==> inputs of exp/delta <==
==> flow/design.v <==
module floating_mult (
  input         s_axis_a_tvalid,
  input  [31:0] s_axis_a_tdata,
  input         s_axis_b_tvalid,
  input  [31:0] s_axis_b_tdata,
  output        m_axis_result_tvalid,
  output [31:0] m_axis_result_tdata
);
wire [31:0] a = s_axis_a_tdata;
wire [31:0] b = s_axis_b_tdata;
wire        sa = a[31];
wire        sb = b[31];
wire [7:0]  ea = a[30:23];
wire [7:0]  eb = b[30:23];
wire [22:0] fa = a[22:0];
wire [22:0] fb = b[22:0];
wire a_zero = (ea == 8'd0);
wire b_zero = (eb == 8'd0);
wire a_inf  = (ea == 8'hFF) && (fa == 23'd0);
wire b_inf  = (eb == 8'hFF) && (fb == 23'd0);
wire a_nan  = (ea == 8'hFF) && (fa != 23'd0);
wire b_nan  = (eb == 8'hFF) && (fb != 23'd0);
wire        s = sa ^ sb;
wire [47:0] p = {1'b1, fa} * {1'b1, fb};
wire signed [10:0] e0 = $signed({3'b000, ea}) + $signed({3'b000, eb}) - 11'sd127;
reg  [22:0] m;
reg         g;
reg         st;
reg  signed [10:0] e1;
always @(*) begin
  if (p[47]) begin
    m  = p[46:24];
    g  = p[23];
    st = |p[22:0];
    e1 = e0 + 11'sd1;
  end else begin
    m  = p[45:23];
    g  = p[22];
    st = |p[21:0];
    e1 = e0;
  end
end
wire        rnd = g & (st | m[0]);
wire [23:0] mr  = {1'b0, m} + {23'd0, rnd};
wire signed [10:0] e2 = mr[23] ? e1 + 11'sd1 : e1;
wire [22:0] mf  = mr[22:0];
reg [31:0] r;
always @(*) begin
  if (a_nan || b_nan || (a_inf && b_zero) || (b_inf && a_zero))
    r = 32'h7FC00000;
  else if (a_inf || b_inf)
    r = {s, 8'hFF, 23'd0};
  else if (a_zero || b_zero)
    r = {s, 31'd0};
  else if (e2 >= 11'sd255)
    r = {s, 8'hFF, 23'd0};
  else if (e2 <= 11'sd0)
    r = {s, 31'd0};
  else
    r = {s, e2[7:0], mf};
end
assign m_axis_result_tdata  = r;
assign m_axis_result_tvalid = 1'b1;
endmodule
module floating_adder (
  input         s_axis_a_tvalid,
  input  [31:0] s_axis_a_tdata,
  input         s_axis_a_tlast,
  input         s_axis_b_tvalid,
  input  [31:0] s_axis_b_tdata,
  output        m_axis_result_tvalid,
  output [31:0] m_axis_result_tdata,
  output        m_axis_result_tlast
);
wire [31:0] a = s_axis_a_tdata;
wire [31:0] b = s_axis_b_tdata;
wire a_zero = (a[30:23] == 8'd0);
wire b_zero = (b[30:23] == 8'd0);
wire a_inf  = (a[30:23] == 8'hFF) && (a[22:0] == 23'd0);
wire b_inf  = (b[30:23] == 8'hFF) && (b[22:0] == 23'd0);
wire a_nan  = (a[30:23] == 8'hFF) && (a[22:0] != 23'd0);
wire b_nan  = (b[30:23] == 8'hFF) && (b[22:0] != 23'd0);
wire        swap = (b[30:0] > a[30:0]);
wire [31:0] x = swap ? b : a;
wire [31:0] y = swap ? a : b;
wire        sx = x[31];
wire        sy = y[31];
wire [7:0]  ex = x[30:23];
wire [7:0]  ey = y[30:23];
wire [7:0]  d  = ex - ey;
wire        sub = sx ^ sy;
wire [26:0] mx = {1'b1, x[22:0], 3'b000};
wire [26:0] my = {1'b1, y[22:0], 3'b000};
wire        far    = (d >= 8'd27);
wire [26:0] my_sh  = far ? 27'd0 : (my >> d[4:0]);
wire [26:0] lost   = far ? my : (my & ~(27'h7FFFFFF << d[4:0]));
wire        sticky = |lost;
wire [26:0] my_al = {my_sh[26:1], my_sh[0] | sticky};
wire [27:0] s0 = sub ? ({1'b0, mx} - {1'b0, my_al}) : ({1'b0, mx} + {1'b0, my_al});
reg  [4:0]  lz;
always @(*) begin
  casez (s0[26:0])
    27'b1??????????????????????????: lz = 5'd0;
    27'b01?????????????????????????: lz = 5'd1;
    27'b001????????????????????????: lz = 5'd2;
    27'b0001???????????????????????: lz = 5'd3;
    27'b00001??????????????????????: lz = 5'd4;
    27'b000001?????????????????????: lz = 5'd5;
    27'b0000001????????????????????: lz = 5'd6;
    27'b00000001???????????????????: lz = 5'd7;
    27'b000000001??????????????????: lz = 5'd8;
    27'b0000000001?????????????????: lz = 5'd9;
    27'b00000000001????????????????: lz = 5'd10;
    27'b000000000001???????????????: lz = 5'd11;
    27'b0000000000001??????????????: lz = 5'd12;
    27'b00000000000001?????????????: lz = 5'd13;
    27'b000000000000001????????????: lz = 5'd14;
    27'b0000000000000001???????????: lz = 5'd15;
    27'b00000000000000001??????????: lz = 5'd16;
    27'b000000000000000001?????????: lz = 5'd17;
    27'b0000000000000000001????????: lz = 5'd18;
    27'b00000000000000000001???????: lz = 5'd19;
    27'b000000000000000000001??????: lz = 5'd20;
    27'b0000000000000000000001?????: lz = 5'd21;
    27'b00000000000000000000001????: lz = 5'd22;
    27'b000000000000000000000001???: lz = 5'd23;
    27'b0000000000000000000000001??: lz = 5'd24;
    27'b00000000000000000000000001?: lz = 5'd25;
    27'b000000000000000000000000001: lz = 5'd26;
    default:                          lz = 5'd27;
  endcase
end
wire [26:0] n  = s0[27] ? {s0[27:2], s0[1] | s0[0]} : (s0[26:0] << lz);
wire signed [9:0] en = s0[27] ? $signed({2'b00, ex}) + 10'sd1
                              : $signed({2'b00, ex}) - $signed({5'd0, lz});
wire        g   = n[2];
wire        st  = n[1] | n[0];
wire [22:0] m   = n[25:3];
wire        rnd = g & (st | m[0]);
wire [23:0] mr  = {1'b0, m} + {23'd0, rnd};
wire signed [9:0] e2 = mr[23] ? en + 10'sd1 : en;
reg [31:0] r;
always @(*) begin
  if (a_nan || b_nan || (a_inf && b_inf && (a[31] != b[31])))
    r = 32'h7FC00000;
  else if (a_inf)
    r = a;
  else if (b_inf)
    r = b;
  else if (a_zero && b_zero)
    r = {a[31] & b[31], 31'd0};
  else if (b_zero)
    r = a;
  else if (a_zero)
    r = b;
  else if (s0 == 28'd0)
    r = 32'd0;
  else if (e2 >= 10'sd255)
    r = {sx, 8'hFF, 23'd0};
  else if (e2 <= 10'sd0)
    r = {sx, 31'd0};
  else
    r = {sx, e2[7:0], mr[22:0]};
end
assign m_axis_result_tdata  = r;
assign m_axis_result_tvalid = 1'b1;
assign m_axis_result_tlast  = 1'b0;
endmodule
module conv_kernel(
	clk,
	rst_n,
	clear,
	i_pixel,
	i_weight,
	o_pixel
);
parameter	WIDTH	=	32;
input					clk;
input					rst_n;
input					clear;
input	[WIDTH-1:0]		i_pixel;
input	[WIDTH-1:0]		i_weight;
output	[WIDTH-1:0]		o_pixel;
reg		[WIDTH-1:0]		o_pixel;
reg		[WIDTH-1:0]		mult_a;
reg		[WIDTH-1:0]		mult_b;
wire	[WIDTH-1:0]		product;
reg		[WIDTH-1:0]		add_a;
reg		[WIDTH-1:0]		add_b;
wire	[WIDTH-1:0]		sum;
always @(posedge clk, negedge rst_n)	begin
	if(!rst_n) begin
		mult_a		<=	32'b0;
		mult_b		<=	32'b0;
	end
	else begin
		mult_a		<=	i_pixel;
		mult_b		<=	i_weight;
	end
end
always @(posedge clk, negedge rst_n)	begin
	if(!rst_n) begin
		add_a		<=	32'b0;
		add_b		<=	32'b0;
	end
	else if (clear) begin
		add_a		<=	32'b0;
		add_b		<=	32'b0;
	end			
	else begin
		add_a		<=	product;
		add_b		<=	sum;
	end
end
always @(posedge clk, negedge rst_n)	begin
	if(!rst_n) begin
		o_pixel		<=	32'b0;
	end
	else if (clear) begin
		o_pixel		<=	32'b0;
	end
	else begin
		o_pixel		<=	sum;
	end
end
floating_adder U_floating_adder (
  .s_axis_a_tvalid(),             
  .s_axis_a_tdata(add_a),               
  .s_axis_a_tlast(),               
  .s_axis_b_tvalid(),             
  .s_axis_b_tdata(add_b),               
  .m_axis_result_tvalid(),   
  .m_axis_result_tdata(sum),     
  .m_axis_result_tlast()     
);
floating_mult U_floating_mult (
  .s_axis_a_tvalid(),             
  .s_axis_a_tdata(mult_a),               
  .s_axis_b_tvalid(),             
  .s_axis_b_tdata(mult_b),               
  .m_axis_result_tvalid(),   
  .m_axis_result_tdata(product)     
);
endmodule
==> flow/run.sh <==
#!/bin/bash
# the make line also repeats each setting of config.mk as NAME=value (left out here)
make -C /OpenROAD-flow-scripts/flow DESIGN_CONFIG=/design/flow/config.mk WORK_HOME=/design/flow/orfs CLKGATE_MAP_FILE= finish
==> flow/config.mk <==
export PLATFORM = sky130hd
export DESIGN_NAME = conv_kernel
export DESIGN_NICKNAME = conv_kernel
export VERILOG_FILES = /design/flow/design.v
export SDC_FILE = /design/flow/constraint.sdc
export NUM_CORES = 4
export LEC_CHECK = 0
export CAP_MARGIN = 20
export CELL_PAD_IN_SITES_DETAIL_PLACEMENT = 0
export CORE_MARGIN = 2
export CORE_UTILIZATION = 72
export CTS_CLUSTER_DIAMETER = 372
export CTS_CLUSTER_SIZE = 41
export GPL_ROUTABILITY_DRIVEN = 1
export MAX_ROUTING_LAYER = met4
export PLACE_DENSITY = 0.65
export SETUP_SLACK_MARGIN = 0.09
export SLEW_MARGIN = 25
==> flow/constraint.sdc <==
create_clock -name core_clock -period 3.96 [get_ports {clk}]
set_input_delay 0.7920 -clock core_clock [delete_from_list [all_inputs] [get_ports {clk}]]
set_output_delay 0.7920 -clock core_clock [all_outputs]
set_load 0.01 [all_outputs]
==> inputs of exp/xenon, as changes to exp/delta <==
==> flow/config.mk (replaced) <==
export PLATFORM = sky130hd
export DESIGN_NAME = conv_kernel
export DESIGN_NICKNAME = conv_kernel
export VERILOG_FILES = /design/flow/design.v
export SDC_FILE = /design/flow/constraint.sdc
export NUM_CORES = 4
export LEC_CHECK = 0
export ABC_AREA = 1
export CAP_MARGIN = 20
export CELL_PAD_IN_SITES_GLOBAL_PLACEMENT = 3
export CORE_MARGIN = 2
export CORE_UTILIZATION = 40
export CTS_CLUSTER_DIAMETER = 317
export CTS_CLUSTER_SIZE = 41
export PLACE_DENSITY = 0.83
export SLEW_MARGIN = 20
export TNS_END_PERCENT = 35
==> flow/constraint.sdc (replaced) <==
create_clock -name core_clock -period 12.0 [get_ports {clk}]
set_input_delay 2.4000 -clock core_clock [delete_from_list [all_inputs] [get_ports {clk}]]
set_output_delay 2.4000 -clock core_clock [all_outputs]
set_load 0.01 [all_outputs]
==> results.cfg <==
; yosys + openroad results
[run_status]
error_line = [ERROR DPL-0033] detailed placement checks failed during check placement.
haltStage = clock tree synthesis
outcome = did not finish

[logic_synthesis]
xor_share_pct = 3.73
syn_nets = 5368

[die]
core_sq_mm = 0.0499
core_util_floorplan_pct = 72.6

[placement]
dpl_cell_area_sq_mm = 0.0461
-- figures above: exp/delta

==> results.cfg <==
; generated from flow reports
[setup_path]
end_kind = register
cp_max_fo = 15
reg2reg_from = add_a[26]$_DFF_PN0_

[die]
core_util_floorplan_pct = 40.3
core_sq_mm = 0.0899

[logic_synthesis]
xor_share_pct = 2.65
syn_nets = 6144
aoi_share_pct = 7.51
ys_sh_mux_pct = 0.0276

[run_status]
outcome = timing/DRC/antenna clean

[cts]
postCtsSetupBuffers = 0
-- figures above: exp/xenon

